==> design/flow/design.v <==
`timescale 1ns/10ps
module ELA(clk, rst, ready, in_data, data_rd, req, wen, addr, data_wr, done);
	input				clk;
	input				rst;
	input				ready;
	input		[7:0]	in_data;
	input		[7:0]	data_rd;
	output reg			req;
	output reg			wen;
	output reg	[12:0]	addr;
	output reg	[7:0]	data_wr;
	output reg			done;
localparam IDLE = 3'd0, LOAD = 3'd1, OUT_PINK = 3'd2, OUT_BLUE = 3'd3, FINISH = 3'd4;
reg [2:0] state, next_state;
reg [5:0] count_row;
reg [6:0] count_column;
reg [7:0] U [0:127];	 
reg [7:0] L [0:127];	 
reg [7:0] D1, D2, D3;
integer i;
wire last_col = (count_column == 7'd127);
wire shift_in = (state == LOAD) || (state == OUT_PINK && !last_col);
wire rotate   = (state == OUT_BLUE);
function [7:0] avg;
	input [7:0] a, b;
	reg [8:0] s;
	begin
		s = {1'b0, a} + {1'b0, b};
		avg = s[8:1];
	end
endfunction
function [7:0] absd;
	input [7:0] a, b;
	begin
		absd = (a >= b) ? a - b : b - a;
	end
endfunction
always @(*) begin
	next_state = state;
	case(state)
		IDLE:     if(ready) next_state = LOAD;
		LOAD:     next_state = OUT_PINK;
		OUT_PINK: if(last_col) next_state = (count_row < 6'd2) ? LOAD : OUT_BLUE;
		OUT_BLUE: if(last_col) next_state = (count_row == 6'd32) ? FINISH : LOAD;
		default:  next_state = state;
	endcase
end
always @(posedge clk or posedge rst) begin
	if(rst) begin
		state <= IDLE;
		count_row <= 6'd0;
		count_column <= 7'd0;
	end
	else begin
		state <= next_state;
		if(state == LOAD)
			count_row <= count_row + 6'd1;
		if(state == OUT_PINK || state == OUT_BLUE)
			count_column <= count_column + 7'd1;
		else
			count_column <= 7'd0;
	end
end
always @(posedge clk) begin
	if(shift_in || rotate) begin
		for(i = 0; i < 127; i = i + 1) begin
			U[i] <= U[i + 1];
			L[i] <= L[i + 1];
		end
		U[127] <= rotate ? U[0] : L[0];
		L[127] <= rotate ? L[0] : in_data;
	end
	if(rotate) begin
		D1 <= absd(U[0], L[2]);
		D2 <= absd(U[1], L[1]);
		D3 <= absd(U[2], L[0]);
	end
end
reg [7:0] x, y, a, b, m, blue;
always @(*) begin
	x = U[0];
	y = L[0];
	if((D2 <= D1) && (D2 <= D3)) begin
		a = U[0]; b = L[0];
	end
	else if((D1 <= D2) && (D1 <= D3)) begin
		a = U[127]; b = L[1];
	end
	else begin
		a = U[1]; b = L[127];
	end
	if(count_column == 7'd0 || last_col) begin
		a = U[0]; b = L[0];
	end
	m = avg(a, b);
	if(((x >= m) && (x < y)) || ((x < m) && (x >= y)))
		blue = x;
	else if(((y >= m) && (y < x)) || ((y < m) && (y >= x)))
		blue = y;
	else
		blue = m;
end
always @(*) begin
	req = (state == LOAD);
	wen = (state == OUT_PINK) || (state == OUT_BLUE);
	done = (state == FINISH);
	addr = 13'd0;
	data_wr = 8'd0;
	if(state == OUT_PINK) begin
		addr = {count_row[4:0] - 5'd1, 1'b0, count_column};
		data_wr = L[127];
	end
	else if(state == OUT_BLUE) begin
		addr = {count_row[4:0] - 5'd2, 1'b1, count_column};
		data_wr = blue;
	end
end
endmodule
==> design/flow/run.sh <==
#!/bin/bash
# the make line also repeats each setting of config.mk as NAME=value (left out here)
make -C /OpenROAD-flow-scripts/flow DESIGN_CONFIG=/design/flow/config.mk WORK_HOME=/design/flow/orfs CLKGATE_MAP_FILE= finish
==> design/flow/config.mk <==
export PLATFORM = sky130hd
export DESIGN_NAME = ELA
export DESIGN_NICKNAME = ELA
export VERILOG_FILES = /design/flow/design.v
export SDC_FILE = /design/flow/constraint.sdc
export NUM_CORES = 4
export LEC_CHECK = 0
export CAP_MARGIN = 20
export CORE_MARGIN = 2
export CORE_UTILIZATION = 72
export PLACE_DENSITY_LB_ADDON = 0.0
export SLEW_MARGIN = 20
==> design/flow/constraint.sdc <==
create_clock -name core_clock -period 6.66 [get_ports {clk}]
set_input_delay 1.3320 -clock core_clock [delete_from_list [all_inputs] [get_ports {clk}]]
set_output_delay 1.3320 -clock core_clock [all_outputs]
set_load 0.01 [all_outputs]
==> qor.csv, run 1 <==
metric,value,unit
"mux frac, synth",0.741,%
Main area contributors,"edfxtp_1, ha_1, dfrtp_1",
final worst slack,-1.10,ns
max-cap viol count,0,
Post-synth ARST share,0.861,%
critical path required time,5.33,ns
Synth-to-Final Area Change,14.0,%
PwrDens,329,mW/mm²
TritonCTS Buffers,185,
Fill cells,3835,
critical path's top delay family,AND-OR/OR-AND gates,
Synth Register Bits,2090,
Hold Startpoint,L[64][7]$_DFFE_PP_,
Max power group,registers,
YS chip area,0.0675,mm²
IR Drop Worst-Case VDD,0.467,mV
Complex Gates by Area,1.93,%
Logic pwr share,0.1,%
GPL Wtd Cong,0.853,
minimum clock period,7.76,ns
WS Path Type,register to output port,
Clock Power,10.8,mW
Final Slew Violations,0,
Seq pwr share,57.1,%
Slew HR,24.3,%
"Hold Violations, Final",0,
reg2reg end,D2[7]$_DFFE_PP_,
total gr overflow,0,
Critical path buffers and inverters,10,
worst skew pair latency,0.78,ns
total sequential power,14.5,mW
Max-area cell share,92.1,%
"Cell Area, Synth",0.0675,mm²
GRT Resource Usage Total,29.0,%
sequential share of the synthesized area,92.8,%
WL final,136000,µm
core area,0.0932,mm²
Levels on crit path,30,
adder share,2.12,%
CTS max path bufs,3,
nets@finish,3228,
initial antenna violation count,8,
WP data arrival,6.43,ns
Cells after Synth,2767,
crit path launch,D2[5]$_DFFE_PP_,
WHS Path Cells,0,
die area,0.0962,mm²
Die Ht,310,µm
global-route wire length before repair,196000,µm
vias in the first global route,28485,
Leakage,30.9,nW
"area leader, netlist",edfxtp_1,
"AND/OR/NAND/NOR Cells, Area Fraction",1.38,%
row count,112,
htree depth,4,
RR Startpoint,U[1][0]$_DFFE_PP_,
Worst-path clk slew,0.06,ns
pin count of the biggest net entering global routing,209,
FP Core Util,72.5,%
Syn. warnings,3,
top cells by count,"edfxtp_1, ha_1, inv_1",
First DRT Iteration DRCs,3944,
Setup crit start kind,register,
Comb power,31.6,µW
Post-synth EDFFs,2072,
# IOs,43,
Peak Freq,0.129,GHz
top_reg_cell synth,edfxtp_1,
Crit. End Element,output port,
fin crit share,117,%
CTS tree,built,
Slew @ Worst Pin,1.14,ns
Synth top cell by count,edfxtp_1,
RSZ-0062 raised after global routing,yes,
hold path endpoint,L[63][7]$_DFFE_PP_,
Top logic family,adder cells,
DR vias,27952,
worst slack at placement,-0.701,ns
Avg WL per Cell,30.3,µm
Max stage delay on crit path,0.43,ns
outcome,failed layout checks,
Switching Fraction,20.5,%
# DRC,0,
FF-to-FF setup slack,2.04,ns
type of the worst min-delay path,register to register,
tool warning count,95,
setup TNS,-8.31,ns
WHS,0.406,ns
Setup Viol. Count Final,8,
Post-Syn Area per Cell,24.4,µm²
Internal,20.1,mW
final core utilization,82.6,%
Netlist cell types,73,
worst setup path end,data_wr[6],
die width,310,µm
# Cells Yosys,2767,
DRT Pass-1 Iters,6,
hpwl dp,51100,µm
Routed Antenna Nets,0,
R2R cell count,16,
# clock sinks,2090,
Crit-path slowest cell,edfxtp_1,
clock share of power,42.8,%
Layout Check Fails,negative setup slack,
IO buf count,34,
Mapped Nets,2894,
"XOR Share, Synth",0.415,%
Most common cell on crit path,buf_6,
via/cell ratio,6.21,
clk_skew,0.0267,ns
crit path max fanout,7,
clk root buf,clkbuf_16,
Net Sw Power,5.18,mW
[routing by layer]
metal	up-vias	share of wire, %	global-route usage (%)
met1	14255	37	39.2
met2	1617	49	46.5
li1	11632	-	-
met4	10	5.0	12.8
met3	438	8.0	6.57
met5	-	0.043	0
[cell type report]
cell class | instances | area, µm² | area share, %
diodes | 3 | 7.51 | 0.00975
clock buffers | 228 | 4960 | 6.44
clock inverters | 104 | 826 | 1.07
inverters | 89 | 334 | 0.434
multi-input cells | 572 | 5040 | 6.55
flip-flops and latches | 2090 | 62700 | 81.4
well taps | 1254 | 1570 | 2.04
repair buffers | 163 | 1570 | 2.04
[stage by stage]
stage | area (µm²) | std cells | power, mW
after floorplan | 67600 | 2767 | 14.7
after global placement | 70300 | 4142 | 14.7
after detailed placement | 70300 | 4142 | 14.7
after CTS | 76700 | 4493 | 25.3
after global routing | 77000 | 4500 | 25.8
final | 77000 | 4503 | 25.3
[timing repair]
| action | CTS | global route |
|---|---|---|
| endpoints found under the setup margin | 8 | 8 |
| resized | 114 | 38 |
| endpoints found under the hold margin | 0 | 0 |
| hold buffers | 0 | 0 |
| setup buffers | 22 | 9 |
| cloned | 1 | 0 |
| pin swaps | 39 | 34 |
==> run 2, diff against run 1 <==
- CORE_UTILIZATION: 72 -> 40
- PLACE_DENSITY_LB_ADDON: 0.0 -> default
- clock period: 6.66 -> 5.06 ns (I/O delays scaled with it)
==> run 2 against run 1 <==
- first-iteration DRC count shrank 38%
- via count down 8.6%
- critical path depth down 3
- hold slack lost 0.0026 ns
- sequential power is 31% higher
- flip-flop count is the same
- still fails the layout checks on negative setup slack
- highest routed layer is now met4
- global-route usage decreased by 18 points
- synthesized area is the same
- critical endpoint is now data_wr[3]
- die size up 79%
==> qor.csv, run 2 <==
metric,value,unit,change
outcome,failed layout checks,,
Layout Check Fails,negative setup slack,,
final worst slack,-1.83,ns,-0.726 ns
Post-synth EDFFs,2072,,unchanged
Clock Power,13.6,mW,+26%
core area,0.167,mm²,+80%
worst slack at placement,-1.92,ns,-1.22 ns
Post-synth ARST share,0.861,%,unchanged
"Cell Area, Synth",0.0675,mm²,unchanged
RR Startpoint,U[1][0]$_DFFE_PP_,,
First DRT Iteration DRCs,2436,,-38%
GPL Wtd Cong,0.804,,-5.7%
pin count of the biggest net entering global routing,106,,-49%
"XOR Share, Synth",0.415,%,unchanged
Post-Syn Area per Cell,24.4,µm²,unchanged
clk root buf,clkbuf_16,,
CTS tree,built,,
WL final,93400,µm,-31%
FP Core Util,40.3,%,-32 points
clk_skew,0.0207,ns,-0.00602 ns
met1 GRT Util,16.2,%,-23 points
Leakage,31.4,nW,+1.6%
Crit-path slowest cell,edfxtp_1,,
Final Slew Violations,0,,unchanged
TritonCTS Buffers,191,,+3.2%
Slew HR,41.0,%,+17 points
"AND/OR/NAND/NOR Cells, Area Fraction",1.38,%,unchanged
YS chip area,0.0675,mm²,unchanged
top_reg_cell synth,edfxtp_1,,
Seq pwr share,58.2,%,+1.1 points
critical path's top delay family,AND-OR/OR-AND gates,,
RSZ-0062 raised after global routing,yes,,
Avg WL per Cell,16.9,µm,-44%
FF-to-FF setup slack,0.52,ns,-1.52 ns
Levels on crit path,27,,-10%
adder share,2.12,%,unchanged
met2 usage,14.9,%,-32 points
crit path max fanout,5,,-2
Cells after Synth,2767,,unchanged
Worst-path clk slew,0.06,ns,about the same
Internal,26.6,mW,+32%
tool warning count,69,,-27%
# DRC,0,,unchanged
PwrDens,412,mW/mm²,+25%
type of the worst min-delay path,register to register,,
Crit. End Element,output port,,
Synth Register Bits,2090,,unchanged
WS Path Type,register to output port,,
Die Ht,415,µm,+34%
Mapped Nets,2894,,unchanged
Most common cell on crit path,buf_6,,
WHS,0.404,ns,-0.00263 ns
total gr overflow,0,,unchanged
"mux frac, synth",0.741,%,unchanged
Max stage delay on crit path,0.41,ns,-0.02 ns
Comb power,48.3,µW,
crit path launch,D1[1]$_DFFE_PP_,,
Critical path buffers and inverters,7,,-3
Setup crit start kind,register,,
hpwl dp,51300,µm,+0.41%
Netlist cell types,73,,unchanged
Routed Antenna Nets,0,,unchanged
Switching Fraction,18.6,%,-1.9 points
"Hold Violations, Final",0,,unchanged
global-route wire length before repair,146000,µm,-26%
hold path endpoint,L[20][4]$_DFFE_PP_,,
row count,150,,+34%
worst setup path end,data_wr[3],,
gr busiest metal,met1,,
Synth top cell by count,edfxtp_1,,
DR vias,25551,,-8.6%
GRT Resource Usage Total,10.8,%,-18 points
Slew @ Worst Pin,0.882,ns,-0.253 ns
met3 Usage GRT,2.43,%,-4.1 points
initial antenna violation count,2,,-6
clock share of power,41.6,%,-1.2 points
Main area contributors,"edfxtp_1, ha_1, dfrtp_1",,
total sequential power,19.0,mW,+31%
IO buf count,34,,unchanged
IR Drop Worst-Case VDD,0.311,mV,-33%
nets@finish,3305,,+2.4%
minimum clock period,6.89,ns,
Setup Viol. Count Final,8,,unchanged
Complex Gates by Area,1.93,%,unchanged
WP data arrival,5.88,ns,-0.55 ns
Max-area cell share,92.1,%,unchanged
sequential share of the synthesized area,92.8,%,unchanged
top cells by count,"edfxtp_1, ha_1, inv_1",,
# IOs,43,,unchanged
Fill cells,13421,,+250%
htree depth,4,,unchanged
Top logic family,adder cells,,
worst skew pair latency,0.79,ns,about the same
R2R cell count,17,,+1
final core utilization,47.3,%,-35 points
CTS max path bufs,3,,unchanged
reg2reg end,D2[7]$_DFFE_PP_,,
fin crit share,136,%,+20 points
# clock sinks,2090,,unchanged
die area,0.172,mm²,+79%
Logic pwr share,0.1,%,about the same
# Cells Yosys,2767,,unchanged
Peak Freq,0.145,GHz,
Syn. warnings,3,,unchanged
"area leader, netlist",edfxtp_1,,
die width,415,µm,+34%
Synth-to-Final Area Change,17.2,%,
max-cap viol count,0,,unchanged
DRT Pass-1 Iters,5,,-1
critical path required time,4.05,ns,-1.28 ns
vias in the first global route,25311,,-11%
via/cell ratio,4.62,,-26%
Power Total,32.6,mW,+29%
Hold Startpoint,L[21][4]$_DFFE_PP_,,
Net Sw Power,6.05,mW,+17%
Max power group,registers,,
WHS Path Cells,0,,unchanged
[run 2: cell type report]
class,instances,area [µm²],share of cell area (%)
Antenna cell,1,2.50,0.00316
Clock buffer,244,5000,6.32
Clock inverter,98,893,1.13
Inverter,89,334,0.422
Multi-Input combinational cell,572,5130,6.48
Sequential cell,2090,62700,79.2
Tap cell,2204,2760,3.48
Timing Repair Buffer,234,2370,2.99
[run 2: per-layer routing]
metal	part of all wire [%]	vias up
li1	-	11814
met1	49	13087
met2	43	420
met3	4.1	230
met4	3.4	0
met5	0	-
[run 2: repair_timing]
item	4_1_cts	5_1_grt
pin swaps	53	47
hold buffers	0	0
setup buffers	27	6
setup endpoints to repair	8	8
cloned	1	0
resized	129	61
[run 2: metrics by stage]
stage	cells	setup TNS [ns]	cell area (µm²)
after floorplan	2767	-	67600
after global placement	5163	-13.98	72300
after detailed placement	5164	-14.62	72300
after CTS	5528	-14.67	78800
after global routing	5532	-16.21	79200
final	5532	-14.29	79200
==> run 3, diff against run 2 <==
- CORE_UTILIZATION: 40 -> 72
- CTS_CLUSTER_SIZE: default -> 76
- MAX_ROUTING_LAYER: default -> met4
- PLACE_DENSITY_LB_ADDON: default -> 0.0
- SETUP_SLACK_MARGIN: default -> 2.07
- clock period: 5.06 -> 7.22 ns (I/O delays scaled with it)
==> run 3 against run 2 <==
- the layout still fails its checks (negative setup slack)
- non-clock buffer count down 66
- die size is 44% lower
- synthesized cell count unchanged
- clock skew grew 0.016 ns
- register-to-register slack gained 1.7 ns
- critical path depth grew 1
- flip-flop count unchanged
- sequential share of layout area is 1.9 points higher
- setup slack improved by 1.1 ns
- critical path type unchanged
- via count grew 9.2%
- cell area decreased by 2.4%
==> qor.csv, run 3 <==
metric,value,unit,change
outcome,failed layout checks,,
Layout Check Fails,negative setup slack,,
Power Total,23.5,mW,-28%
total gr overflow,0,,unchanged
max-cap viol count,0,,unchanged
"AND/OR/NAND/NOR Cells, Area Fraction",1.38,%,unchanged
via/cell ratio,6.18,,+34%
WHS Path Cells,0,,unchanged
Net Sw Power,4.82,mW,-20%
worst setup path end,data_wr[3],,
DRT Pass-1 Iters,6,,+1
Levels on crit path,28,,+3.7%
core area,0.0932,mm²,-44%
top cells by count,"edfxtp_1, ha_1, inv_1",,
Routed Antenna Nets,0,,unchanged
Slew HR,26.1,%,-15 points
fin crit share,110,%,-27 points
GPL Wtd Cong,0.831,,+3.4%
hpwl dp,53900,µm,+5.0%
Crit-path slowest cell,edfxtp_1,,
# IOs,43,,unchanged
Seq pwr share,56.6,%,-1.6 points
clk_skew,0.0372,ns,+0.0165 ns
Leakage,31.1,nW,-1.2%
# DRC,0,,unchanged
FP Core Util,72.5,%,+32 points
Top logic family,adder cells,,
Worst-path clk slew,0.07,ns,about the same
FF-to-FF setup slack,2.24,ns,+1.72 ns
Post-synth EDFFs,2072,,unchanged
Mapped Nets,2894,,unchanged
initial antenna violation count,3,,+1
TritonCTS Buffers,186,,-2.6%
minimum clock period,7.91,ns,
Peak Freq,0.126,GHz,
worst skew pair latency,0.81,ns,+0.02 ns
die width,310,µm,-25%
Netlist cell types,73,,unchanged
nets@finish,3234,,-2.1%
Max stage delay on crit path,0.50,ns,+0.09 ns
total sequential power,13.3,mW,-30%
CTS Hold Buffers Added,0,,unchanged
type of the worst min-delay path,register to register,,
cell total after placement,4140,,-20%
clk root buf,clkbuf_16,,
RR Startpoint,U[0][0]$_DFFE_PP_,,
adder share,2.12,%,unchanged
# Cells Yosys,2767,,unchanged
htree depth,4,,unchanged
Setup Viol. Count Final,8,,unchanged
clock share of power,43.2,%,+1.6 points
pin count of the biggest net entering global routing,216,,+100%
WS Path Type,register to output port,,
"mux frac, synth",0.741,%,unchanged
Complex Gates by Area,1.93,%,unchanged
DR vias,27902,,+9.2%
Main area contributors,"edfxtp_1, ha_1, dfrtp_1",,
Avg WL per Cell,30.2,µm,+79%
global-route wire length before repair,193000,µm,+33%
WL final,137000,µm,+46%
Slew @ Worst Pin,1.11,ns,+0.227 ns
RSZ-0062 raised after global routing,yes,,
GRT Resource Usage Total,29.4,%,+19 points
Fill cells,3749,,-72%
YS chip area,0.0675,mm²,unchanged
row count,112,,-25%
reg2reg end,D1[7]$_DFFE_PP_,,
Cells after Synth,2767,,unchanged
PwrDens,305,mW/mm²,-26%
First DRT Iteration DRCs,4075,,+67%
critical path's top delay family,AND-OR/OR-AND gates,,
fin cells,4518,,-18%
top_reg_cell synth,edfxtp_1,,
Post-synth ARST share,0.861,%,unchanged
"Hold Violations, Final",0,,unchanged
CTS tree,built,,
"Cell Area, Synth",0.0675,mm²,unchanged
crit path launch,D1[1]$_DFFE_PP_,,
Clock Power,10.2,mW,-25%
die area,0.0962,mm²,-44%
Critical path buffers and inverters,8,,+1
Die Ht,310,µm,-25%
R2R cell count,17,,unchanged
Synth Register Bits,2090,,unchanged
Max-area cell share,92.1,%,unchanged
Logic pwr share,0.1,%,about the same
CTS max path bufs,3,,unchanged
"XOR Share, Synth",0.415,%,unchanged
Final Slew Violations,0,,unchanged
Comb power,31.8,µW,
Syn. warnings,3,,unchanged
vias in the first global route,28089,,+11%
hold path endpoint,L[68][7]$_DFFE_PP_,,
Most common cell on crit path,buf_6,,
final worst slack,-0.686,ns,+1.14 ns
Synth-to-Final Area Change,14.5,%,
tool warning count,88,,+28%
Hold Startpoint,L[69][7]$_DFFE_PP_,,
critical path required time,5.78,ns,+1.73 ns
IR Drop Worst-Case VDD,0.273,mV,-12%
Switching Fraction,20.5,%,+1.9 points
Synth top cell by count,edfxtp_1,,
"area leader, netlist",edfxtp_1,,
Setup crit start kind,register,,
WP data arrival,6.46,ns,+0.58 ns
IO buf count,34,,unchanged
Crit. End Element,output port,,
Max power group,registers,,
sequential share of the synthesized area,92.8,%,unchanged
Post-Syn Area per Cell,24.4,µm²,unchanged
# clock sinks,2090,,unchanged
Internal,18.7,mW,-30%
crit path max fanout,6,,+1
==> run 3: per-stage QoR <==
stage          utilization, %  hold WS, ns  instance area (µm²)  setup TNS (ns)  setup slack [ns]
2_1_floorplan               -        0.400                67600               -             -8.89
3_3_place_gp             75.4        0.403                70300           -1.34            -0.339
3_5_place_dp             75.4        0.405                70300           -2.23            -0.496
4_1_cts                  82.6        0.408                77000           -2.69            -0.407
5_1_grt                  82.9        0.413                77300           -5.30            -0.747
6_report                 82.9        0.402                77300           -4.92            -0.686
==> run 3: final cells by class <==
class / count / area [µm²] / area share (%)
Sequential cell: 2090 / 62700 / 81.1
Multi-Input combinational cell: 572 / 5120 / 6.63
Clock buffer: 216 / 4830 / 6.25
Timing Repair Buffer: 168 / 1610 / 2.08
Tap cell: 1254 / 1570 / 2.03
Clock inverter: 125 / 1140 / 1.48
Inverter: 89 / 334 / 0.432
Antenna cell: 4 / 10.0 / 0.0130
==> run 3: per-layer routing <==
metal | vias to the layer above | routed length [µm] | global-route usage (%)
met2 | 1590 | 67900 | 45.8
met4 | 0 | 6250 | 11.8
li1 | 11651 | - | -
met3 | 397 | 11000 | 6.18
met5 | - | 0 | -
met1 | 14264 | 51400 | 39.0
==> run 3: repair_timing <==
| action | in CTS | in global routing |
|---|---|---|
| pin swaps | 45 | 37 |
| resized | 149 | 40 |
| buffers inserted | 24 | 8 |
| setup endpoints to repair | 8 | 9 |
==> run 4, diff against run 3 <==
- MAX_ROUTING_LAYER: met4 -> default
- SETUP_SLACK_MARGIN: 2.07 -> 2.02
- clock period: 7.22 -> 7.08 ns (I/O delays scaled with it)
==> run 4 against run 3 <==
- still fails the layout checks on negative setup slack
- hold slack got worse by 0.012 ns
- sequential power about the same
- via count increased by 0.47%
- synthesized cell count unchanged
- wire length increased by 0.54%
- critical path depth increased by 1
- first-iteration DRC count about the same
- cell area about the same
- final cell count decreased by 0.53%
- non-clock buffer count decreased by 17
- setup slack got worse by 0.24 ns
- power increased by 1.8%
- critical endpoint is now data_wr[7]
- largest power group unchanged
==> qor.csv, run 4 <==
metric,value,unit,change
"AND/OR/NAND/NOR Cells, Area Fraction",1.38,%,unchanged
R2R cell count,15,,-2
"mux frac, synth",0.741,%,unchanged
CTS tree,built,,
met3 Usage GRT,5.98,%,-0.20 points
htree depth,4,,unchanged
Clock Power,10.3,mW,about the same
WP data arrival,6.59,ns,+0.13 ns
via/cell ratio,6.24,,+1.0%
hold path endpoint,L[45][7]$_DFFE_PP_,,
FF-to-FF setup slack,2.20,ns,-0.04 ns
Crit-path slowest cell,edfxtp_1,,
gr busiest metal,met2,,
Comb power,33.0,µW,
FP Core Util,72.5,%,unchanged
Hold Startpoint,L[46][7]$_DFFE_PP_,,
Avg WL per Cell,30.6,µm,+1.1%
Max power group,registers,,
Critical path buffers and inverters,9,,+1
row count,112,,unchanged
DRT Pass-1 Iters,6,,unchanged
vias in the first global route,28313,,+0.80%
RR Startpoint,L[1][0]$_DFFE_PP_,,
Internal,19.0,mW,+1.5%
worst slack at placement,-0.251,ns,+0.245 ns
Complex Gates by Area,1.93,%,unchanged
# DRC,0,,unchanged
Most common cell on crit path,buf_6,,
Peak Freq,0.125,GHz,
WS Path Type,register to output port,,
clk root buf,clkbuf_16,,
reg2reg end,D2[7]$_DFFE_PP_,,
Mapped Nets,2894,,unchanged
initial antenna violation count,8,,+5
Setup Viol. Count Final,8,,unchanged
critical path's top delay family,AND-OR/OR-AND gates,,
GRT Resource Usage Total,28.1,%,-1.3 points
CTS max path bufs,3,,unchanged
Post-Syn Area per Cell,24.4,µm²,unchanged
Synth-to-Final Area Change,14.4,%,about the same
clock share of power,43.1,%,about the same
YS chip area,0.0675,mm²,unchanged
Cells after Synth,2767,,unchanged
minimum clock period,8.00,ns,
Switching Fraction,20.7,%,+0.17 points
Synth top cell by count,edfxtp_1,,
nets@finish,3215,,-0.59%
IR Drop Worst-Case VDD,0.327,mV,+20%
GPL Wtd Cong,0.848,,+1.9%
RSZ-0062 raised after global routing,yes,,
cell total after placement,4119,,-0.51%
tool warning count,96,,+9.1%
Die Ht,310,µm,unchanged
PwrDens,310,mW/mm²,+1.8%
Top logic family,adder cells,,
Setup crit start kind,register,,
# IOs,43,,unchanged
First DRT Iteration DRCs,4076,,+0.025%
type of the worst min-delay path,register to register,,
total sequential power,13.6,mW,about the same
total gr overflow,0,,unchanged
Seq pwr share,56.7,%,about the same
met1 GRT Util,38.2,%,-0.80 points
hpwl dp,50900,µm,-5.4%
DR vias,28033,,+0.47%
crit path launch,D2[6]$_DFFE_PP_,,
setup TNS,-6.99,ns,-2.07 ns
Power Total,24.0,mW,+1.8%
global-route wire length before repair,191000,µm,-1.1%
"XOR Share, Synth",0.415,%,unchanged
CTS Hold Buffers Added,0,,unchanged
Slew HR,24.9,%,-1.2 points
Slew @ Worst Pin,1.13,ns,+0.0179 ns
worst setup path end,data_wr[7],,
max-cap viol count,0,,unchanged
met2 usage,46.0,%,+0.19 points
final core utilization,82.9,%,about the same
Synth Register Bits,2090,,unchanged
# Cells Yosys,2767,,unchanged
clk_skew,0.0417,ns,+0.00457 ns
critical path required time,5.66,ns,-0.12 ns
sequential share of the synthesized area,92.8,%,unchanged
Routed Antenna Nets,0,,unchanged
"Hold Violations, Final",0,,unchanged
pin count of the biggest net entering global routing,209,,-3.2%
Leakage,30.9,nW,-0.43%
Max stage delay on crit path,0.43,ns,-0.07 ns
crit path max fanout,9,,+3
Levels on crit path,29,,+3.6%
TritonCTS Buffers,184,,-1.1%
Max-area cell share,92.1,%,unchanged
top_reg_cell synth,edfxtp_1,,
Post-synth ARST share,0.861,%,unchanged
Logic pwr share,0.1,%,about the same
top cells by count,"edfxtp_1, ha_1, inv_1",,
Final Slew Violations,0,,unchanged
Net Sw Power,4.95,mW,+2.6%
Crit. End Element,output port,,
IO buf count,34,,unchanged
WL final,137000,µm,+0.54%
# clock sinks,2090,,unchanged
adder share,2.12,%,unchanged
WHS Path Cells,0,,unchanged
fin crit share,113,%,+3.5 points
Post-synth EDFFs,2072,,unchanged
Layout Check Fails,negative setup slack,,
fin cells,4494,,-0.53%
Main area contributors,"edfxtp_1, ha_1, dfrtp_1",,
outcome,failed layout checks,,
die area,0.0962,mm²,unchanged
Netlist cell types,73,,unchanged
die width,310,µm,unchanged
worst skew pair latency,0.83,ns,+0.02 ns
Syn. warnings,3,,unchanged
Worst-path clk slew,0.09,ns,+0.02 ns
"area leader, netlist",edfxtp_1,,
core area,0.0932,mm²,unchanged
final worst slack,-0.923,ns,-0.237 ns
"Cell Area, Synth",0.0675,mm²,unchanged
run 4: cell type report:
type | count | area (µm²)
Sequential cell | 2090 | 62700
Fill cell | 3762 | 16000
Multi-Input combinational cell | 572 | 5300
Clock buffer | 222 | 4770
Tap cell | 1254 | 1570
Timing Repair Buffer | 151 | 1490
Clock inverter | 114 | 1090
Inverter | 89 | 334
Antenna cell | 2 | 5.00
run 4: repair_timing:
action                                 CTS  global route
endpoints found under the hold margin    0             0
pin swaps                               48            54
gates cloned                             1             0
buffers inserted                        24            12
setup endpoints to repair                8             9
resized                                147            72
run 4: stage by stage:
step	area, µm²	hold WS [ns]
3_3_place_gp	70100	0.401
2_1_floorplan	67600	0.400
3_5_place_dp	70100	0.405
4_1_cts	76700	0.387
5_1_grt	77200	0.396
6_report	77200	0.390
run 4: layer usage:
layer	wire length (µm)	up-vias
met5	61	-
met4	5870	10
met3	12000	406
met2	68700	1739
met1	50700	14261
li1	-	11617
==> run 5, diff against run 4 <==
- ABC_AREA: default -> 1
- CORE_ASPECT_RATIO: default -> 1.78
- CORE_UTILIZATION: 72 -> 56
- CTS_CLUSTER_SIZE: 76 -> default
- GPL_ROUTABILITY_DRIVEN: default -> 0
- GPL_TIMING_DRIVEN: default -> 0
- PLACE_DENSITY: default -> 0.71
- PLACE_DENSITY_LB_ADDON: 0.0 -> default
- SETUP_SLACK_MARGIN: 2.02 -> 0.36
- clock period: 7.08 -> 4.68 ns (I/O delays scaled with it)
==> run 5 against run 4 <==
- the layout still fails its checks (negative setup slack)
- clock skew down 0.012 ns
- cell area increased by 0.38%
- final cell count increased by 8.3%
- flip-flop count did not move
- hold slack gained 0.012 ns
- sequential share of layout area shrank 0.31 points
- critical endpoint is now data_wr[0]
- highest routed layer unchanged
==> qor.csv, run 5 <==
metric,value,unit,change
vias in the first global route,27793,,-1.8%
WL final,111000,µm,-19%
IR Drop Worst-Case VDD,0.363,mV,+11%
Synth top cell by count,edfxtp_1,,
initial antenna violation count,3,,-5
register area,0.0627,mm²,unchanged
Layout Check Fails,negative setup slack,,
PwrDens,449,mW/mm²,+45%
row count,169,,+51%
reg2reg end,L[88][5]$_DFFE_PP_,,
Comb power,87.3,µW,
crit path launch,D1[6]$_DFFE_PP_,,
die area,0.123,mm²,+28%
GRT Resource Usage Total,17.9,%,-10 points
"mux frac, synth",0.139,%,-0.60 points
Slew HR,41.3,%,+16 points
Max power group,registers,,
Post-synth EDFFs,2072,,unchanged
WP data arrival,5.68,ns,-0.91 ns
Avg WL per Cell,22.8,µm,-25%
Fill cells,7297,,+94%
# clock sinks,2090,,unchanged
Seq pwr share,59.1,%,+2.4 points
total sequential power,20.6,mW,+51%
Slew @ Worst Pin,0.881,ns,-0.247 ns
# Cells Yosys,2908,,+5.1%
Mapped Nets,3035,,+4.9%
top cells by count,"edfxtp_1, nand2_1, inv_1",,
worst setup path end,data_wr[0],,
Max stage delay on crit path,0.42,ns,about the same
# IOs,43,,unchanged
"area leader, netlist",edfxtp_1,,
Syn. warnings,3,,unchanged
DR vias,26996,,-3.7%
YS chip area,0.0674,mm²,-0.12%
Clock Power,14.1,mW,+37%
Routed Antenna Nets,0,,unchanged
Crit. End Element,output port,,
Crit-path slowest cell,edfxtp_1,,
Hold Startpoint,U[61][5]$_DFFE_PP_,,
Peak Freq,0.151,GHz,
Max-area cell share,92.3,%,+0.11 points
max-cap viol count,0,,unchanged
Worst-path clk slew,0.08,ns,about the same
RR Startpoint,count_column[1]$_DFF_PP0_,,
Synth-to-Final Area Change,15.0,%,
outcome,failed layout checks,,
adder share,2.08,%,-0.042 points
worst skew pair latency,0.79,ns,-0.04 ns
nets@finish,3320,,+3.3%
Main area contributors,"edfxtp_1, ha_1, nand2_1",,
htree depth,4,,unchanged
Post-Syn Area per Cell,23.2,µm²,-5.0%
"XOR Share, Synth",0.377,%,-0.038 points
Top logic family,simple AND/OR/NAND/NOR gates,,
"AND/OR/NAND/NOR Cells, Area Fraction",2.30,%,+0.92 points
Cells after Synth,2908,,+5.1%
final core utilization,65.0,%,-18 points
Leakage,31.8,nW,+2.7%
Critical path buffers and inverters,6,,-3
R2R cell count,20,,+5
IO buf count,34,,unchanged
CTS tree,built,,
core area,0.119,mm²,+28%
WS Path Type,register to output port,,
setup TNS,-15.11,ns,-8.12 ns
Netlist cell types,42,,-42%
Internal,28.1,mW,+48%
Final Slew Violations,0,,unchanged
Setup crit start kind,register,,
via/cell ratio,5.55,,-11%
hpwl dp,47400,µm,-7.0%
total gr overflow,0,,unchanged
clk_skew,0.0295,ns,-0.0122 ns
Die Ht,467,µm,+51%
RSZ-0062 raised after global routing,yes,,
Levels on crit path,30,,+3.4%
CTS max path bufs,3,,unchanged
Logic pwr share,0.3,%,+0.2 points
hold path endpoint,U[60][5]$_DFFE_PP_,,
Comb area,0.00487,mm²,-8.1%
TritonCTS Buffers,166,,-9.8%
top_reg_cell synth,edfxtp_1,,
sequential share of the synthesized area,92.9,%,+0.11 points
type of the worst min-delay path,register to register,,
Net Sw Power,6.69,mW,+35%
clk root buf,clkbuf_16,,
final worst slack,-1.94,ns,-1.02 ns
global-route wire length before repair,167000,µm,-13%
"Cell Area, Synth",0.0674,mm²,-0.12%
clock share of power,40.7,%,-2.4 points
Power Total,34.8,mW,+45%
Complex Gates by Area,1.25,%,-0.68 points
FF-to-FF setup slack,0.63,ns,-1.57 ns
minimum clock period,6.62,ns,
DRT Pass-1 Iters,17,,+11
tool warning count,63,,-34%
"Hold Violations, Final",0,,unchanged
CTS Hold Buffers Added,0,,unchanged
crit path max fanout,10,,+1
First DRT Iteration DRCs,2902,,-29%
Most common cell on crit path,nand2_2,,
Post-synth ARST share,0.861,%,unchanged
die width,264,µm,-15%
Switching Fraction,19.2,%,-1.4 points
FP Core Util,56.6,%,-16 points
fin crit share,141,%,+28 points
Synth Register Bits,2090,,unchanged
# DRC,0,,unchanged
WHS Path Cells,0,,unchanged
critical path required time,3.74,ns,-1.92 ns
pin count of the biggest net entering global routing,68,,-67%
Setup Viol. Count Final,8,,unchanged
critical path's top delay family,simple AND/OR/NAND/NOR gates,,
-- run 5: cell type report --
| class | count | area share [%] |
|---|---|---|
| clock inverter | 103 | 1.24 |
| buffer | 12 | 0.160 |
| timing repair buffer | 111 | 2.57 |
| inverter | 155 | 0.759 |
| antenna | 1 | 0.00323 |
| clock buffer | 199 | 5.66 |
| tap | 1539 | 2.48 |
| multi-input combinational | 657 | 6.28 |
| sequential | 2090 | 80.8 |
-- run 5: per-layer routing --
layer | GRT usage (%) | vias to the layer above | wire length, µm
li1 | - | 11814 | -
met1 | 24.2 | 13632 | 45800
met2 | 28.4 | 1105 | 52800
met3 | 4.10 | 443 | 7240
met4 | 7.93 | 2 | 5150
met5 | 0 | - | 13
-- run 5: timing repair --
action                     in CTS  in global routing
setup endpoints to repair     697                 75
gates resized                 159                 74
setup buffers                  17                  9
gates cloned                   18                  3
pin swaps                      52                 54
-- run 5: stage by stage --
step           hold WS [ns]  cells  cell area [µm²]  setup WS (ns)
3_3_place_gp          0.401   4481            69700         -15.64
4_1_cts               0.405   4854            77100          -1.63
5_1_grt               0.415   4867            77500          -2.08
3_5_place_dp          0.405   4517            70700          -2.06
6_report              0.402   4867            77500          -1.94
2_1_floorplan         0.400   2908            67400         -11.69
==> run 6, diff against run 5 <==
- ABC_AREA: 1 -> default
- CAP_MARGIN: 20 -> 40
- CELL_PAD_IN_SITES_GLOBAL_PLACEMENT: default -> 3
- CORE_ASPECT_RATIO: 1.78 -> default
- CORE_MARGIN: 2 -> 3
- CORE_UTILIZATION: 56 -> 40
- HOLD_SLACK_MARGIN: default -> 0.28
- MAX_ROUTING_LAYER: default -> met4
- MIN_ROUTING_LAYER: default -> met2
- PLACE_DENSITY: 0.71 -> default
- SETUP_SLACK_MARGIN: 0.36 -> default
- TNS_END_PERCENT: default -> 40
- clock period: 4.68 -> 8.5 ns (I/O delays scaled with it)
==> run 6 against run 5 <==
- setup slack better by 2.3 ns
- die size up 41%
- power down 42%
- clock skew up 0.015 ns
- synthesized cell count down 4.8%
- synthesized area up 0.12%
- utilization down 18 points
- wire length down 13%
- first-iteration DRC count up 32%
- the run now finishes clean
- final cell count up 12%
==> qor.csv, run 6 <==
metric,value,unit,change
Levels on crit path,27,,-10%
First DRT Iteration DRCs,3818,,+32%
Setup Viol. Count Final,0,,-8
Hold Startpoint,U[32][1]$_DFFE_PP_,,
WL final,96800,µm,-13%
final worst slack,0.370,ns,+2.31 ns
Main area contributors,"edfxtp_1, ha_1, dfrtp_1",,
Max-area cell share,92.1,%,-0.11 points
outcome,"complete, no violations",,
GRT Resource Usage Total,17.3,%,-0.67 points
Final Slew Violations,0,,unchanged
"Hold Violations, Final",0,,unchanged
Synth Register Bits,2090,,unchanged
Netlist cell types,73,,+74%
CTS max path bufs,3,,unchanged
Seq pwr share,56.2,%,-2.9 points
critical path required time,6.80,ns,+3.06 ns
DR vias,32355,,+20%
FP Core Util,40.3,%,-16 points
Routed Antenna Nets,0,,unchanged
Clock Power,8.79,mW,-38%
core area,0.167,mm²,+40%
Max power group,registers,,
row count,150,,-11%
Critical path buffers and inverters,6,,unchanged
top cells by count,"edfxtp_1, ha_1, inv_1",,
hpwl dp,51000,µm,+7.7%
CTS Hold Buffers Added,0,,unchanged
Power Total,20.1,mW,-42%
TritonCTS Buffers,208,,+25%
"area leader, netlist",edfxtp_1,,
Peak Freq,0.123,GHz,
htree depth,4,,unchanged
fin cells,5447,,+12%
global-route wire length before repair,154000,µm,-7.9%
Layout Cell Area excl Fill,0.0788,mm²,+1.7%
Post-synth ARST share,0.861,%,unchanged
Switching Fraction,18.8,%,-0.41 points
total sequential power,11.3,mW,-45%
crit path launch,D2[7]$_DFFE_PP_,,
critical path's top delay family,AND-OR/OR-AND gates,,
YS chip area,0.0675,mm²,+0.12%
Syn. warnings,3,,unchanged
Net Sw Power,3.79,mW,-43%
worst slack at placement,-0.926,ns,+1.14 ns
Comb area,0.00486,mm²,-0.26%
Post-synth EDFFs,2072,,unchanged
initial antenna violation count,0,,-3
crit path max fanout,10,,unchanged
clk_skew,0.0444,ns,+0.0149 ns
via/cell ratio,5.94,,+7.1%
Internal,16.3,mW,-42%
Post-Syn Area per Cell,24.4,µm²,+5.2%
reg2reg end,L[64][2]$_DFFE_PP_,,
Top logic family,adder cells,,
IO buf count,34,,unchanged
setup TNS,0,ns,+15.11 ns
# Cells Yosys,2767,,-4.8%
Slew @ Worst Pin,0.768,ns,-0.113 ns
minimum clock period,8.13,ns,
# IOs,43,,unchanged
"mux frac, synth",0.741,%,+0.60 points
Comb power,25.8,µW,
"AND/OR/NAND/NOR Cells, Area Fraction",1.38,%,-0.92 points
fin crit share,95.7,%,-46 points
# clock sinks,2090,,unchanged
tool warning count,62,,-1.6%
Die Ht,417,µm,-11%
# DRC,0,,unchanged
worst setup path end,data_wr[4],,
R2R cell count,11,,-45%
Max stage delay on crit path,0.45,ns,+0.03 ns
Leakage,31.2,nW,-1.7%
cell total after placement,5046,,+12%
vias in the first global route,40260,,+45%
WP data arrival,6.43,ns,+0.75 ns
register area,0.0627,mm²,unchanged
hold path endpoint,U[31][1]$_DFFE_PP_,,
DRT Pass-1 Iters,9,,-8
Crit. End Element,output port,,
Setup crit start kind,register,,
Fill cells,13614,,+87%
nets@finish,3189,,-3.9%
Crit-path slowest cell,edfxtp_1,,
WS Path Type,register to output port,,
worst skew pair latency,0.81,ns,+0.02 ns
Mapped Nets,2894,,-4.6%
adder share,2.12,%,+0.042 points
Logic pwr share,0.1,%,-0.2 points
Synth top cell by count,edfxtp_1,,
Slew HR,48.8,%,+7.5 points
Worst-path clk slew,0.06,ns,-0.02 ns
Synth-to-Final Area Change,16.7,%,
Complex Gates by Area,1.93,%,+0.68 points
sequential share of the synthesized area,92.8,%,-0.11 points
pin count of the biggest net entering global routing,65,,-4.4%
die area,0.174,mm²,+41%
cell area after placement,0.0717,mm²,+1.4%
Cells after Synth,2767,,-4.8%
RR Startpoint,state[4]$_DFF_PP0_,,
die width,417,µm,+58%
Avg WL per Cell,17.8,µm,-22%
FF-to-FF setup slack,3.70,ns,+3.07 ns
top_reg_cell synth,edfxtp_1,,
RSZ-0062 raised after global routing,yes,,
total gr overflow,0,,unchanged
IR Drop Worst-Case VDD,0.180,mV,-50%
WHS Path Cells,0,,unchanged
max-cap viol count,0,,unchanged
type of the worst min-delay path,register to register,,
"XOR Share, Synth",0.415,%,+0.038 points
clk root buf,clkbuf_16,,
PwrDens,256,mW/mm²,-43%
CTS tree,built,,
"Cell Area, Synth",0.0675,mm²,+0.12%
clock share of power,43.7,%,+3.0 points
run 6: per-stage QoR:
stage | hold WS, ns | util [%]
2_1_floorplan | 0.400 | -
3_3_place_gp | 0.400 | 42.2
3_5_place_dp | 0.405 | 42.8
4_1_cts | 0.375 | 46.9
5_1_grt | 0.398 | 47.1
6_report | 0.393 | 47.1
run 6: cell type report:
| type | count | share of cell area, % |
|---|---|---|
| clock buffer | 254 | 6.93 |
| antenna | 4 | 0.0127 |
| buffer | 16 | 0.127 |
| clock inverter | 133 | 1.47 |
| sequential | 2090 | 79.5 |
| timing repair buffer | 85 | 1.84 |
| multi-input combinational | 572 | 6.16 |
| tap | 2204 | 3.50 |
| inverter | 89 | 0.424 |
run 6: repair_timing:
action	in CTS	in global routing
pin swaps	3	16
setup endpoints to repair	8	8
gates resized	50	48
buffers inserted	4	5
run 6: routing by layer:
metal / GRT usage, % / routed length, µm / vias to the layer above
li1: - / - / 11561
met3: 24.2 / 41800 / 453
met1: - / 0 / 11606
met2: 18.2 / 50700 / 8735
met5: - / 0 / -
met4: 3.98 / 4240 / 0
==> run 7, diff against run 6 <==
- CAP_MARGIN: 40 -> 20
- CELL_PAD_IN_SITES_GLOBAL_PLACEMENT: 3 -> default
- CORE_MARGIN: 3 -> 2
- CORE_UTILIZATION: 40 -> 72
- GPL_ROUTABILITY_DRIVEN: 0 -> default
- GPL_TIMING_DRIVEN: 0 -> default
- HOLD_SLACK_MARGIN: 0.28 -> default
- MAX_ROUTING_LAYER: met4 -> default
- MIN_ROUTING_LAYER: met2 -> default
- PLACE_DENSITY_LB_ADDON: default -> 0.01
- SETUP_SLACK_MARGIN: default -> 1.21
- TNS_END_PERCENT: 40 -> default
- clock period: 8.5 -> 4.6 ns (I/O delays scaled with it)
==> run 7 against run 6 <==
- the flow now stops in clock tree synthesis (4_1_cts)
- synthesized cell count stayed put
- die size decreased by 45%
- synthesized area did not move
==> qor.csv, run 7 <==
metric,value,unit,change
hpwl dp,54800,µm,+7.5%
Die Ht,310,µm,-26%
Mapped Nets,2894,,unchanged
row count,112,,-25%
"area leader, netlist",edfxtp_1,,
top cells by count,"edfxtp_1, ha_1, inv_1",,
IO buf count,34,,unchanged
Complex Gates by Area,1.93,%,unchanged
Syn. warnings,3,,unchanged
# Cells Yosys,2767,,unchanged
YS chip area,0.0675,mm²,unchanged
Halt Stage,clock tree synthesis (4_1_cts),,
Post-synth EDFFs,2072,,unchanged
"AND/OR/NAND/NOR Cells, Area Fraction",1.38,%,unchanged
Synth top cell by count,edfxtp_1,,
outcome,aborted with a tool error,,
Post-Syn Area per Cell,24.4,µm²,unchanged
"XOR Share, Synth",0.415,%,unchanged
# IOs,43,,unchanged
die area,0.0962,mm²,-45%
die width,310,µm,-26%
tool error message,[ERROR DPL-0033] detailed placement checks failed during check placement.,,
sequential share of the synthesized area,92.8,%,unchanged
core area,0.0932,mm²,-44%
"mux frac, synth",0.741,%,unchanged
cell area after placement,0.0709,mm²,-1.0%
FP Core Util,72.5,%,+32 points
Cells after Synth,2767,,unchanged
Synth Register Bits,2090,,unchanged
adder share,2.12,%,unchanged
top_reg_cell synth,edfxtp_1,,
Max-area cell share,92.1,%,unchanged
Main area contributors,"edfxtp_1, ha_1, dfrtp_1",,
Top logic family,adder cells,,
Post-synth ARST share,0.861,%,unchanged
Netlist cell types,73,,unchanged
"Cell Area, Synth",0.0675,mm²,unchanged
GPL Wtd Cong,0.895,,
## run 7: per-stage QoR
| step | setup slack, ns | cells |
|---|---|---|
| 2_1_floorplan | -11.51 | 2767 |
| 3_3_place_gp | -2.11 | 4217 |
| 3_5_place_dp | -2.22 | 4217 |
==> run 8, diff against run 7 <==
- CTS_CLUSTER_SIZE: default -> 17
- PLACE_DENSITY_LB_ADDON: 0.01 -> 0.0
- SETUP_SLACK_MARGIN: 1.21 -> 1.68
- clock period: 4.6 -> 6.21 ns (I/O delays scaled with it)
==> run 8 against run 7 <==
- die size did not move
- the layout now fails its checks (negative setup slack)
- synthesized cell count stayed put
- synthesized area did not move
==> qor.csv, run 8 <==
metric,value,unit,change
outcome,failed layout checks,,
Layout Check Fails,negative setup slack,,
crit path launch,D3[1]$_DFFE_PP_,,
"area leader, netlist",edfxtp_1,,
Crit. End Element,output port,,
met3 Usage GRT,6.18,%,
IO buf count,34,,unchanged
Switching Fraction,20.7,%,
Setup Viol. Count Final,8,,
sequential share of the synthesized area,92.8,%,unchanged
"AND/OR/NAND/NOR Cells, Area Fraction",1.38,%,unchanged
via/cell ratio,6.27,,
Post-Syn Area per Cell,24.4,µm²,unchanged
Net Sw Power,5.67,mW,
Mapped Nets,2894,,unchanged
Clock Power,11.8,mW,
clk root buf,clkbuf_16,,
nets@finish,3235,,
Leakage,31.0,nW,
RSZ-0062 raised after global routing,yes,,
Netlist cell types,73,,unchanged
Main area contributors,"edfxtp_1, ha_1, dfrtp_1",,
tool warning count,104,,
PwrDens,354,mW/mm²,
Synth Register Bits,2090,,unchanged
total sequential power,15.5,mW,
met1 GRT Util,39.3,%,
"Cell Area, Synth",0.0675,mm²,unchanged
GPL Wtd Cong,0.879,,-1.7%
YS chip area,0.0675,mm²,unchanged
Layout Cell Area excl Fill,0.0773,mm²,
Avg WL per Cell,31.0,µm,
Top logic family,adder cells,,
"XOR Share, Synth",0.415,%,unchanged
Die Ht,310,µm,unchanged
Synth-to-Final Area Change,14.4,%,
top cells by count,"edfxtp_1, ha_1, inv_1",,
gr busiest metal,met2,,
critical path required time,4.97,ns,
htree depth,4,,
Max-area cell share,92.1,%,unchanged
FF-to-FF setup slack,1.63,ns,
fin cells,4513,,
IR Drop Worst-Case VDD,0.497,mV,
Max power group,registers,,
die area,0.0962,mm²,unchanged
clk_skew,0.0511,ns,
Critical path buffers and inverters,9,,
worst skew pair latency,0.82,ns,
DRT Pass-1 Iters,8,,
total gr overflow,0,,
reg2reg end,D2[7]$_DFFE_PP_,,
First DRT Iteration DRCs,4437,,
Routed Antenna Nets,0,,
Setup crit start kind,register,,
top_reg_cell synth,edfxtp_1,,
Cells after Synth,2767,,unchanged
Post-synth EDFFs,2072,,unchanged
global-route wire length before repair,193000,µm,
Post-synth ARST share,0.861,%,unchanged
Comb power,43.4,µW,
Crit-path slowest cell,edfxtp_1,,
Internal,21.7,mW,
critical path's top delay family,AND-OR/OR-AND gates,,
cell total after placement,4146,,-1.7%
Syn. warnings,3,,unchanged
Max stage delay on crit path,0.42,ns,
setup TNS,-11.96,ns,
vias in the first global route,28428,,
Worst-path clk slew,0.08,ns,
type of the worst min-delay path,register to register,,
final worst slack,-1.54,ns,
WL final,140000,µm,
DR vias,28303,,
FP Core Util,72.5,%,unchanged
Logic pwr share,0.2,%,
die width,310,µm,unchanged
worst setup path end,data_wr[6],,
GRT Resource Usage Total,28.6,%,
"Hold Violations, Final",0,,
Peak Freq,0.129,GHz,
worst slack at placement,-1.03,ns,+1.19 ns
met2 usage,45.5,%,
Levels on crit path,30,,
core area,0.0932,mm²,unchanged
WHS Path Cells,0,,
initial antenna violation count,6,,
Hold Startpoint,U[46][0]$_DFFE_PP_,,
CTS tree,built,,
hpwl dp,49500,µm,-9.6%
WS Path Type,register to output port,,
"mux frac, synth",0.741,%,unchanged
Complex Gates by Area,1.93,%,unchanged
# Cells Yosys,2767,,unchanged
row count,112,,unchanged
R2R cell count,21,,
TritonCTS Buffers,184,,
Most common cell on crit path,buf_6,,
Seq pwr share,56.7,%,
cell area after placement,0.0704,mm²,-0.79%
# clock sinks,2090,,
pin count of the biggest net entering global routing,224,,
clock share of power,43.2,%,
max-cap viol count,0,,
Slew @ Worst Pin,1.06,ns,
# DRC,0,,
crit path max fanout,8,,
Synth top cell by count,edfxtp_1,,
RR Startpoint,U[1][0]$_DFFE_PP_,,
minimum clock period,7.75,ns,
# IOs,43,,unchanged
hold path endpoint,U[45][0]$_DFFE_PP_,,
CTS max path bufs,3,,
final core utilization,82.9,%,
fin crit share,125,%,
adder share,2.12,%,unchanged
Slew HR,29.1,%,
Final Slew Violations,0,,
WP data arrival,6.50,ns,
==> run 8: per-stage QoR <==
step	hold WS, ns	total power, mW
2_1_floorplan	0.400	15.8
3_3_place_gp	0.402	15.8
3_5_place_dp	0.405	15.8
4_1_cts	0.397	27.3
5_1_grt	0.408	27.9
6_report	0.404	27.4
==> run 8: area by class of cell <==
cell class                 count  area (µm²)
multi-input combinational    572        5150
fill                        3811       15900
timing repair buffer         171        1710
inverter                      89         334
antenna                        3        7.51
tap                         1254        1570
clock inverter               105         916
sequential                  2090       62700
clock buffer                 229        4900
==> run 8: timing repair <==
item,in CTS,in global routing
setup endpoints to repair,13,11
resized,138,66
setup buffers,22,7
pin swaps,36,42
hold buffers,0,0
==> run 8: metal layers <==
metal | wire length [µm] | up-vias
li1 | - | 11644
met1 | 52600 | 14454
met2 | 69000 | 1733
met3 | 11500 | 464
met4 | 6730 | 8
met5 | 52 | -
==> run 9, diff against run 8 <==
- ABC_AREA: default -> 0
- CAP_MARGIN: 20 -> 40
- CELL_PAD_IN_SITES_DETAIL_PLACEMENT: default -> 1
- CELL_PAD_IN_SITES_GLOBAL_PLACEMENT: default -> 2
- CORE_ASPECT_RATIO: default -> 0.64
- CORE_MARGIN: 2 -> 10
- CORE_UTILIZATION: 72 -> 40
- CTS_CLUSTER_SIZE: 17 -> default
- GPL_TIMING_DRIVEN: default -> 0
- MAX_ROUTING_LAYER: default -> met4
- MIN_ROUTING_LAYER: default -> met2
- PLACE_DENSITY_LB_ADDON: 0.0 -> default
- SETUP_SLACK_MARGIN: 1.68 -> 0.55
- SLEW_MARGIN: 20 -> 25
- clock period: 6.21 -> 8.5 ns (I/O delays scaled with it)
==> run 9 against run 8 <==
- the run now finishes clean
- via count increased by 14%
- clock skew increased by 0.027 ns
- clock power decreased by about 30%
- synthesized cell count unchanged
- largest power group unchanged
- utilization decreased by 36 points
- critical path type unchanged
- clock-buffer cell count increased by 10
- sequential power decreased by 27%
- largest cell class unchanged
- synthesized area unchanged
- first-iteration DRC count decreased by 26%
- setup slack improved by 2.0 ns
- hold slack got worse by 0.034 ns
==> qor.csv, run 9 <==
metric,value,unit,change
IO buf count,34,,unchanged
IR Drop Worst-Case VDD,0.162,mV,-67%
Post-synth ARST share,0.861,%,unchanged
gr busiest metal,met3,,
hold path endpoint,L[4][0]$_DFFE_PP_,,
CTS tree,built,,
PwrDens,249,mW/mm²,-30%
Mapped Nets,2894,,unchanged
adder share,2.12,%,unchanged
"AND/OR/NAND/NOR Cells, Area Fraction",1.38,%,unchanged
Crit-path slowest cell,edfxtp_1,,
initial antenna violation count,3,,-3
Slew @ Worst Pin,0.770,ns,-0.294 ns
Internal,15.9,mW,-26%
"Hold Violations, Final",0,,unchanged
YS chip area,0.0675,mm²,unchanged
R2R cell count,17,,-19%
outcome,"complete, no violations",,
Worst-path clk slew,0.06,ns,-0.02 ns
Synth-to-Final Area Change,16.8,%,
via/cell ratio,5.88,,-6.3%
FF-to-FF setup slack,3.64,ns,+2.01 ns
max-cap viol count,0,,unchanged
Synth top cell by count,edfxtp_1,,
CTS max path bufs,4,,+1
clk root buf,clkbuf_16,,
Complex Gates by Area,1.93,%,unchanged
Seq pwr share,57.6,%,+0.9 points
sequential share of the synthesized area,92.8,%,unchanged
GRT Resource Usage Total,17.5,%,-11 points
top_reg_cell synth,edfxtp_1,,
Syn. warnings,3,,unchanged
hpwl dp,61600,µm,+24%
core area,0.168,mm²,+80%
critical path required time,6.80,ns,+1.83 ns
Setup Viol. Count Final,0,,-8
type of the worst min-delay path,register to register,,
total sequential power,11.3,mW,-27%
Hold Startpoint,L[5][0]$_DFFE_PP_,,
crit path max fanout,7,,-1
Switching Fraction,18.8,%,-1.9 points
# clock sinks,2090,,unchanged
Critical path buffers and inverters,5,,-4
Leakage,31.1,nW,+0.38%
die width,534,µm,+72%
die area,0.186,mm²,+93%
Top logic family,adder cells,,
RSZ-0062 raised after global routing,yes,,
# DRC,0,,unchanged
Fill cells,14790,,+290%
clk_skew,0.0782,ns,+0.0271 ns
minimum clock period,8.02,ns,
tool warning count,64,,-38%
Cells after Synth,2767,,unchanged
Post-Syn Area per Cell,24.4,µm²,unchanged
Final Slew Violations,0,,unchanged
Post-synth EDFFs,2072,,unchanged
pin count of the biggest net entering global routing,62,,-72%
Power Total,19.6,mW,-28%
met1 GRT Util,0,%,-39 points
# IOs,43,,unchanged
met3 Usage GRT,26.2,%,+20 points
Routed Antenna Nets,0,,unchanged
Netlist cell types,73,,unchanged
clock share of power,42.2,%,-1.0 points
"Cell Area, Synth",0.0675,mm²,unchanged
FP Core Util,40.3,%,-32 points
"mux frac, synth",0.741,%,unchanged
Slew HR,48.4,%,+19 points
top cells by count,"edfxtp_1, ha_1, inv_1",,
WL final,107000,µm,-24%
global-route wire length before repair,164000,µm,-15%
DR vias,32349,,+14%
vias in the first global route,40576,,+43%
worst skew pair latency,0.84,ns,+0.02 ns
Max stage delay on crit path,0.45,ns,+0.03 ns
nets@finish,3212,,-0.71%
Most common cell on crit path,a211o_1,,
Max-area cell share,92.1,%,unchanged
Comb power,25.5,µW,
Logic pwr share,0.1,%,about the same
WP data arrival,6.32,ns,-0.18 ns
Max power group,registers,,
"XOR Share, Synth",0.415,%,unchanged
# Cells Yosys,2767,,unchanged
Setup crit start kind,register,,
First DRT Iteration DRCs,3294,,-26%
WS Path Type,register to output port,,
Net Sw Power,3.69,mW,-35%
fin crit share,94.3,%,-30 points
"area leader, netlist",edfxtp_1,,
worst setup path end,data_wr[4],,
RR Startpoint,U[0][0]$_DFFE_PP_,,
WHS Path Cells,0,,unchanged
critical path's top delay family,AND-OR/OR-AND gates,,
Synth Register Bits,2090,,unchanged
Levels on crit path,24,,-20%
DRT Pass-1 Iters,7,,-1
row count,120,,+7.1%
crit path launch,D2[7]$_DFFE_PP_,,
setup TNS,0,ns,+11.96 ns
TritonCTS Buffers,195,,+6.0%
Clock Power,8.29,mW,-30%
htree depth,4,,unchanged
total gr overflow,0,,unchanged
met2 usage,17.5,%,-28 points
Main area contributors,"edfxtp_1, ha_1, dfrtp_1",,
reg2reg end,D1[7]$_DFFE_PP_,,
Crit. End Element,output port,,
GPL Wtd Cong,0.839,,-4.6%
Avg WL per Cell,19.4,µm,-37%
Die Ht,349,µm,+12%
worst path cell trace,ha_4 -> nand4_1 -> buf_4 -> a211o_1 -> o211a_4 -> nor2_4 -> buf_8 -> clkbuf_16 -> a21oi_4 -> fa_2 -> xnor2_4 -> ha_1 -> nor2b_1 -> o21a_1 -> o21ai_1 -> or2b_4 -> a41oi_4 -> a211o_1 -> o211ai_4 -> mux2i_4 -> buf_12 -> mux2_4 -> o221ai_4 -> buf_6,,
Peak Freq,0.125,GHz,
WHS,0.370,ns,-0.0340 ns
==> run 9: through the flow <==
stage	area, µm²	setup slack [ns]	cells	utilization (%)
2_1_floorplan	67600	-7.61	2767	-
3_3_place_gp	70700	-12.51	5058	42.2
3_5_place_dp	71800	-1.13	5107	42.9
4_1_cts	78700	0.447	5485	47.0
5_1_grt	78900	0.0770	5503	47.1
6_report	78900	0.485	5505	47.1
==> run 9: layout make-up <==
type / instances / area [µm²] / share of cell area (%)
flip-flops and latches: 2090 / 62700 / 79.4
clock buffers: 239 / 5090 / 6.45
multi-input cells: 572 / 5080 / 6.44
well taps: 2257 / 2820 / 3.58
repair buffers: 121 / 1770 / 2.25
clock inverters: 104 / 922 / 1.17
inverters: 89 / 334 / 0.423
plain buffers: 16 / 158 / 0.200
diodes: 17 / 42.5 / 0.0539
==> run 9: layer usage <==
metal  vias to the layer above  share of wire [%]  wire length, µm
met4                         0                3.4             3620
met5                         -                  0                0
met2                      8805                 49            52800
met3                       347                 47            50400
li1                      11576                  -                -
met1                     11621                  0                0
==> run 9: repair_timing <==
action                     CTS  global route
gates resized              166            21
setup buffers               35             2
pin swaps                   42            21
hold buffers                 0             0
setup endpoints to repair    8             8
==> run 10, diff against run 9 <==
- ABC_AREA: 0 -> 1
- CAP_MARGIN: 40 -> 20
- CELL_PAD_IN_SITES_DETAIL_PLACEMENT: 1 -> default
- CELL_PAD_IN_SITES_GLOBAL_PLACEMENT: 2 -> default
- CORE_ASPECT_RATIO: 0.64 -> 0.5
- CORE_MARGIN: 10 -> 2
- CORE_UTILIZATION: 40 -> 72
- CTS_CLUSTER_DIAMETER: default -> 252
- CTS_CLUSTER_SIZE: default -> 17
- GPL_ROUTABILITY_DRIVEN: default -> 0
- GPL_TIMING_DRIVEN: 0 -> 1
- MAX_ROUTING_LAYER: met4 -> default
- MIN_ROUTING_LAYER: met2 -> default
- PLACE_DENSITY_LB_ADDON: default -> 0.08
- SETUP_SLACK_MARGIN: 0.55 -> 1.36
- SLEW_MARGIN: 25 -> 20
- clock period: 8.5 -> 4.6 ns (I/O delays scaled with it)
==> run 10 against run 9 <==
- the run now fails in global routing (5_1_grt)
- synthesized area down 0.12%
- die size down 48%
- synthesized cell count up 5.1%
==> qor.csv, run 10 <==
metric,value,unit,change
hpwl dp,52300,µm,-15%
Cells after Synth,2908,,+5.1%
top cells by count,"edfxtp_1, nand2_1, inv_1",,
# IOs,43,,unchanged
Die Ht,220,µm,-37%
Top logic family,simple AND/OR/NAND/NOR gates,,
CTS max path bufs,3,,-1
Complex Gates by Area,1.25,%,-0.68 points
Halt Stage,global routing (5_1_grt),,
clk root buf,clkbuf_16,,
# Cells Yosys,2908,,+5.1%
top_reg_cell synth,edfxtp_1,,
YS chip area,0.0674,mm²,-0.12%
Post-synth ARST share,0.861,%,unchanged
adder share,2.08,%,-0.042 points
core area,0.0929,mm²,-45%
tool error message,[ERROR DPL-0033] detailed placement checks failed during check placement.,,
IO buf count,34,,unchanged
Max-area cell share,92.3,%,+0.11 points
die width,437,µm,-18%
htree depth,4,,unchanged
"area leader, netlist",edfxtp_1,,
FP Core Util,72.6,%,+32 points
Synth Register Bits,2090,,unchanged
Post-synth EDFFs,2072,,unchanged
"AND/OR/NAND/NOR Cells, Area Fraction",2.30,%,+0.92 points
die area,0.0963,mm²,-48%
row count,79,,-34%
"Cell Area, Synth",0.0674,mm²,-0.12%
Synth top cell by count,edfxtp_1,,
sequential share of the synthesized area,92.9,%,+0.11 points
Mapped Nets,3035,,+4.9%
cell total after placement,4321,,-15%
Main area contributors,"edfxtp_1, ha_1, nand2_1",,
"mux frac, synth",0.139,%,-0.60 points
Post-Syn Area per Cell,23.2,µm²,-5.0%
Syn. warnings,3,,unchanged
"XOR Share, Synth",0.377,%,-0.038 points
# clock sinks,2090,,unchanged
CTS Hold Buffers Added,0,,unchanged
outcome,aborted with a tool error,,
worst slack at placement,-1.23,ns,-0.105 ns
Netlist cell types,42,,-42%
TritonCTS Buffers,140,,-28%
-- run 10: what timing repair did --
action / in CTS
buffers inserted: 25
hold endpoints to repair: 0
gates resized: 145
gates cloned: 6
endpoints found under the setup margin: 23
pin swaps: 30
-- run 10: through the flow --
step / instance area (µm²) / setup TNS, ns / power, mW / hold slack (ns)
floorplan: 67400 / - / 21.3 / 0.400
global placement: 70600 / -8.42 / 21.4 / 0.400
detailed placement: 70600 / -9.71 / 21.4 / 0.405
CTS: 75100 / -12.76 / 33.1 / 0.399
==> run 11, diff against run 10 <==
- CELL_PAD_IN_SITES_DETAIL_PLACEMENT: default -> 2
- CELL_PAD_IN_SITES_GLOBAL_PLACEMENT: default -> 1
- CORE_ASPECT_RATIO: 0.5 -> 1.82
- CORE_MARGIN: 2 -> 3
- CORE_UTILIZATION: 72 -> 56
- CTS_CLUSTER_DIAMETER: 252 -> 190
- CTS_CLUSTER_SIZE: 17 -> default
- MAX_ROUTING_LAYER: default -> met5
- PLACE_DENSITY_LB_ADDON: 0.08 -> 0.15
- SETUP_SLACK_MARGIN: 1.36 -> -0.26
- SLEW_MARGIN: 20 -> 10
- clock period: 4.6 -> 4.68 ns (I/O delays scaled with it)
==> run 11 against run 10 <==
- the flow stops in detailed placement (3_5_place_dp)
- synthesized area is the same
- synthesized cell count is the same
- die size grew 30%
==> qor.csv, run 11 <==
metric,value,unit,change
FP Core Util,56.5,%,-16 points
"AND/OR/NAND/NOR Cells, Area Fraction",2.30,%,unchanged
IO buf count,34,,unchanged
Post-synth EDFFs,2072,,unchanged
Halt Stage,detailed placement (3_5_place_dp),,
Complex Gates by Area,1.25,%,unchanged
"XOR Share, Synth",0.377,%,unchanged
sequential share of the synthesized area,92.9,%,unchanged
Mapped Nets,3035,,unchanged
Die Ht,474,µm,+120%
Cells after Synth,2908,,unchanged
die width,263,µm,-40%
Top logic family,simple AND/OR/NAND/NOR gates,,
adder share,2.08,%,unchanged
Main area contributors,"edfxtp_1, ha_1, nand2_1",,
Syn. warnings,3,,unchanged
Post-Syn Area per Cell,23.2,µm²,unchanged
core area,0.119,mm²,+28%
outcome,aborted with a tool error,,
tool error message,"Error: detail_place.tcl, 38 bad optional access",,
top_reg_cell synth,edfxtp_1,,
"Cell Area, Synth",0.0674,mm²,unchanged
# Cells Yosys,2908,,unchanged
die area,0.125,mm²,+30%
"area leader, netlist",edfxtp_1,,
Netlist cell types,42,,unchanged
YS chip area,0.0674,mm²,unchanged
Synth Register Bits,2090,,unchanged
Synth top cell by count,edfxtp_1,,
"mux frac, synth",0.139,%,unchanged
# IOs,43,,unchanged
Post-synth ARST share,0.861,%,unchanged
top cells by count,"edfxtp_1, nand2_1, inv_1",,
Max-area cell share,92.3,%,unchanged
row count,171,,+120%
[run 11: metrics by stage]
stage	cell area [µm²]	setup slack, ns	std cells	hold WS, ns
2_1_floorplan	67400	-11.69	2908	0.400
3_3_place_gp	71000	-1.07	4631	0.402
Power is estimated from default activity; no workload was simulated.
